Setup of red:
## pwmblink
module pwmblink(
    input  logic clk,
    input  logic rst,
    output logic RGB_R,
    output logic RGB_B,
    output logic RGB_G
);
make LEC_CHECK=0 CAP_MARGIN=20 CORE_MARGIN=2 CORE_UTILIZATION=40 CTS_CLUSTER_DIAMETER=98 MIN_ROUTING_LAYER=met2 SLEW_MARGIN=20 finish   # period 40.0 ns
run.sh (not shown) runs the stock make flow with config.mk's settings and CLKGATE_MAP_FILE=.
#### Input delta (blue over red)
- CTS_CLUSTER_DIAMETER no longer set, was 98
- MIN_ROUTING_LAYER no longer set, was met2
- the clock period (ns, I/O delays scaled along) now 30.2, was 40.0
==> comparison <==
Logic area of blue is on par with red. Per the comparison of blue with red, met2 track utilization from global routing went down, post-route cell area has remained practically unchanged. From blue to red, die span in x did not move at all. For post-route clock skew, red and blue come out practically identical. Global-route track usage on met3 in blue is 49 points lower than in red. Of red and blue, the run reporting the higher data arrival time of the critical path was red. blue — number of global-route vias before repair 8790 lower, red as reference. Of red and blue, the lower flop-to-flop setup slack belongs to blue.

---

## try-maple
The RTL this note starts from:
==> flow/design.v <==
module pwmblink(
    input  logic clk,
    input  logic rst,
    output logic RGB_R,
    output logic RGB_B,
    output logic RGB_G
);
    parameter CLKMAX = 12000000;  
    logic [31:0] counter;
    logic [8:0] x;  
    logic [7:0] sharktooth;  
    logic [7:0] red;
    logic [7:0] green;
    logic [7:0] blue;
    always_ff @(posedge clk) begin
        if (rst) begin
            counter <= 0;
            x <= 0;
            sharktooth <= 0;
        end else begin
        if (counter >= CLKMAX/360) begin
            counter <= 0;
            if (x >= 359) begin
                x <= 0;
            end
            else begin
                x <= x + 1;
            end
            end
        else begin
            counter <= counter + 1;
        end
        sharktooth <= sharktooth + 1;
        end
    end
    always_comb begin
        if(x < 60) begin
            green = 255*x/60;
            blue = 0;
            red  = 255;
        end else if (x < 120) begin
            green = 255;
            blue = 0;
            red  = 255 - 255*(x-60)/60;
        end else if (x < 180) begin
            green = 255;
            blue = 255*(x-120)/60;
            red  = 0;
        end else if (x < 240) begin
            green = 255 - 255*(x-180)/60;
            blue = 255;
            red  = 0;
        end else if (x < 300) begin
            green = 0;
            blue = 255;
            red  = 255*(x-240)/60;
        end else begin
            green = 0;
            blue = 255 - 255*(x-300)/60;
            red  = 255;
        end
    end
    assign {RGB_R, RGB_G, RGB_B} = {sharktooth < red, sharktooth < green, sharktooth < blue};
endmodule
==> flow/config.mk <==
export PLATFORM = sky130hd
export DESIGN_NAME = pwmblink
export DESIGN_NICKNAME = pwmblink
export VERILOG_FILES = /design/flow/design.v
export SDC_FILE = /design/flow/constraint.sdc
export NUM_CORES = 4
export LEC_CHECK = 0
export ABC_AREA = 1
export CAP_MARGIN = 5
export CORE_MARGIN = 2
export CORE_UTILIZATION = 40
export CTS_CLUSTER_DIAMETER = 368
export CTS_CLUSTER_SIZE = 98
export PLACE_DENSITY_LB_ADDON = 0.06
export SETUP_SLACK_MARGIN = -1.91
export SLEW_MARGIN = 20
export TNS_END_PERCENT = 20
==> flow/constraint.sdc <==
create_clock -name core_clock -period 40.0 [get_ports {clk}]
set_input_delay 8.0000 -clock core_clock [delete_from_list [all_inputs] [get_ports {clk}]]
set_output_delay 8.0000 -clock core_clock [all_outputs]
set_load 0.01 [all_outputs]
What try-lagoon does differently from try-maple at the input level:
- clearing TNS_END_PERCENT, which used to be 20
- swapping 98 for 100 in CTS_CLUSTER_SIZE
- clearing PLACE_DENSITY_LB_ADDON, which used to be 0.06
==> results <==
On half-perimeter wire length of the detailed placement result: try-lagoon sits below try-maple. Compared try-maple against try-lagoon; final cell count within noise. met1 wire length went down by a little under 10% going from try-maple to try-lagoon. try-lagoon against try-maple: via count went up by 244, area of all placed cells without fillers was more or less identical, area growth from synthesis to layout was more or less identical, count of placed standard cells including taps was more or less identical, initial antenna violation count went down by 4.
The following lists how try-raven was set up differently from try-lagoon:
- removing CTS_CLUSTER_SIZE (formerly 100)
- removing ABC_AREA (formerly 1)
- removing CTS_CLUSTER_DIAMETER (formerly 368)
- removing SETUP_SLACK_MARGIN (formerly -1.91)
- changing CAP_MARGIN from 5 to 20
- changing the clock period (ns, I/O delays scaled along) from 40.0 to 24.2
--- outcome ---
- try-raven: fraction of met3 tracks used by global routing is 1.0 points higher than what try-lagoon reported.
- [diff] via count, try-raven relative to try-lagoon: improvement
- On fraction of the yosys area taken by sequential cells, try-raven and try-lagoon are basically level.
- | number of standard cells in the final layout excluding fillers | higher: try-lagoon |
- try-raven against try-lagoon: total number of nets in the final design saw a decrease, overall power of the completed layout saw an increase, final design instance area without fill saw an increase.
- [compare] base=try-lagoon new=try-raven: global-route total usage across every layer grew by 1.8 points; wire length on met1 now sits higher.
The inputs of try-harbor differ from those of try-raven as listed below.
- PLACE_DENSITY: unset -> 0.42
- ABC_AREA: unset -> 1
- CTS_CLUSTER_SIZE: unset -> 10
- CORE_UTILIZATION: 40 -> 72
- the clock period (ns, I/O delays scaled along): 24.2 -> 34.8
In summary, try-harbor completed successfully, with a layout that passed the timing, design-rule and antenna checks. Of try-harbor and try-raven, it is try-harbor that has the higher slack of the critical path. try-harbor vs. try-raven: power down about 30%, combinational share of power decreased by 2.1 points relative to the old numbers. The number of standard cells after synthesis in try-harbor is 1.15 times that in try-raven. Summary of try-harbor over try-raven: cell internal power dissipation -34%, critical path required time +8.48 ns.
Input-level comparison between try-quartz and try-harbor:
- PLACE_DENSITY removed (was 0.42)
- SETUP_SLACK_MARGIN newly set to 4.54
- CORE_UTILIZATION changed from 72 to 58
- CTS_CLUSTER_SIZE removed (was 10)
- ABC_AREA removed (was 1)
- the clock period (ns, I/O delays scaled along) changed from 34.8 to 31.8
--- outcome ---
In try-quartz the total detailed-routing wirelength turned out about 1.1% higher than in try-harbor.
The worst hold slack of try-quartz was superior to that of try-harbor.
For tally of unique sky130hd cells used after synthesis, dividing the value from try-harbor by the value from try-quartz gives 0.63.
Between try-harbor and try-quartz, the netlist area before placement figures differ only marginally.
try-quartz against try-harbor: maximum number of pins on one net before global-route repair rose 24%; max-slew violation count about even.
Re compound-gate portion of the synthesized area: try-harbor and try-quartz aren't equal, and the higher value belongs to try-quartz.
Re share of the clock period used by the worst path after layout: try-harbor and try-quartz aren't equal, and the lower value belongs to try-harbor.
Design area grows slightly when moving from try-harbor to try-quartz.

---

oak:
RTL: the design.v shown in full above, as it stands there.
export LEC_CHECK = 0
export ABC_AREA = 1
export CAP_MARGIN = 20
export CORE_ASPECT_RATIO = 0.64
export CORE_MARGIN = 2
export CORE_UTILIZATION = 40
export CTS_CLUSTER_DIAMETER = 29
export CTS_CLUSTER_SIZE = 81
export HOLD_SLACK_MARGIN = 0.28
export MAX_ROUTING_LAYER = met4
export MIN_ROUTING_LAYER = met2
export PLACE_DENSITY = 0.58
export SLEW_MARGIN = 25
create_clock -name core_clock -period 25.9 [get_ports {clk}]
## Diff of input files: pine against oak
- setting CELL_PAD_IN_SITES_GLOBAL_PLACEMENT to 3 for the first time
- changing CORE_ASPECT_RATIO from 0.64 to 0.75
- changing SLEW_MARGIN from 25 to 0
- changing CORE_MARGIN from 2 to 8
- changing CORE_UTILIZATION from 40 to 63
Notes after the runs:
global placement without I/O (3_1_place_gp_skip_io): pine exited with error. Diff pine and oak: placeable core region higher in oak. On instance count of the mapped netlist, pine and oak are basically level. Compared to oak, pine was floorplanned on a smaller die. oak → pine: total number of placement rows has decreased, core utilization before placement now sits higher, horizontal die dimension moved down.
Edits applied to the flow inputs when going from pine to birch:
- setting SETUP_SLACK_MARGIN to 4.54 for the first time
- changing CORE_UTILIZATION from 63 to 66
- changing SLEW_MARGIN from 0 to 20
- removing PLACE_DENSITY (formerly 0.58)
- changing CORE_MARGIN from 8 to 2
- removing CELL_PAD_IN_SITES_GLOBAL_PLACEMENT (formerly 3)
- removing CORE_ASPECT_RATIO (formerly 0.75)
- removing MIN_ROUTING_LAYER (formerly met2)
- removing HOLD_SLACK_MARGIN (formerly 0.28)
- removing ABC_AREA (formerly 1)
- changing CTS_CLUSTER_DIAMETER from 29 to 324
- removing CTS_CLUSTER_SIZE (formerly 81)
- changing the clock period (ns, I/O delays scaled along) from 25.9 to 31.8
Notes after the runs:
birch completed; timing, DRC and antenna clean
Per the comparison of birch with pine, core outline area went down 0.0013 mm^2; area after synthesis held; compound-cell area share of the yosys netlist went up 11 points.
Comparing pine and birch, number of instances in the synthesized netlist is higher on pine.
On count of library flops with an enable pin, birch tracks pine almost exactly.
In birch, floorplan row count is higher than in pine.
Adder-cell area share of the yosys netlist: pine vs birch — no meaningful difference
Die boundary width: lower on birch

---

// pwmblink: RTL as listed in full above, without the edits since
make LEC_CHECK=0 CAP_MARGIN=20 CORE_MARGIN=2 CORE_UTILIZATION=66 SLEW_MARGIN=20 finish   # period 28.9 ns
The starting point ran to the end with no violations.
Change:
CAP_MARGIN = 5   (was 20)
CORE_UTILIZATION = 68   (was 66)
CTS_CLUSTER_DIAMETER = 341   (was unset)
clock period = 13.8 ns   (was 28.9 ns; I/O delays follow)
Effect: With this change the flow died in 5_1_grt, error GRT-0232; area after synthesis does not change; die area goes down by a few percent; synthesized cell count does not change.
Change:
CAP_MARGIN = 20   (was 5)
CORE_UTILIZATION = 40   (was 68)
CTS_CLUSTER_DIAMETER = unset   (was 341)
clock period = 40.0 ns   (was 13.8 ns; I/O delays follow)
Result: With this change the flow went through all stages and came out clean; die area rises by 68%; synthesized cell count is unchanged; area after synthesis does not change.

---

north:
RTL: the design.v shown in full above, as it stands there.
==> flow/config.mk <==
export PLATFORM = sky130hd
export DESIGN_NAME = pwmblink
export DESIGN_NICKNAME = pwmblink
export VERILOG_FILES = /design/flow/design.v
export SDC_FILE = /design/flow/constraint.sdc
export NUM_CORES = 4
export LEC_CHECK = 0
export CAP_MARGIN = 5
export CORE_MARGIN = 2
export CORE_UTILIZATION = 70
export CTS_CLUSTER_DIAMETER = 351
export CTS_CLUSTER_SIZE = 40
export SETUP_SLACK_MARGIN = -0.28
export SLEW_MARGIN = 20
==> flow/constraint.sdc <==
create_clock -name core_clock -period 15.1 [get_ports {clk}]
set_input_delay 3.0200 -clock core_clock [delete_from_list [all_inputs] [get_ports {clk}]]
set_output_delay 3.0200 -clock core_clock [all_outputs]
set_load 0.01 [all_outputs]
global routing (5_1_grt): north exited with error
Inputs modified between north and south:
- removing CTS_CLUSTER_SIZE (formerly 40)
- removing SETUP_SLACK_MARGIN (formerly -0.28)
- changing CORE_UTILIZATION from 70 to 67
==> results <==
south had finished all stages when the layout checks came back failing, citing negative setup slack.
[compare] base=north new=south: effective utilization at floorplan moved down; instance area after placement increased about 0.6%; number of sinks driven by the clock tree did not really move; overall die height went up 2.2%; post-CTS setup repair buffer count shows an increase of 6.
Count of cell types in the netlist: north vs south identical
Power and IR drop assume default switching activity.
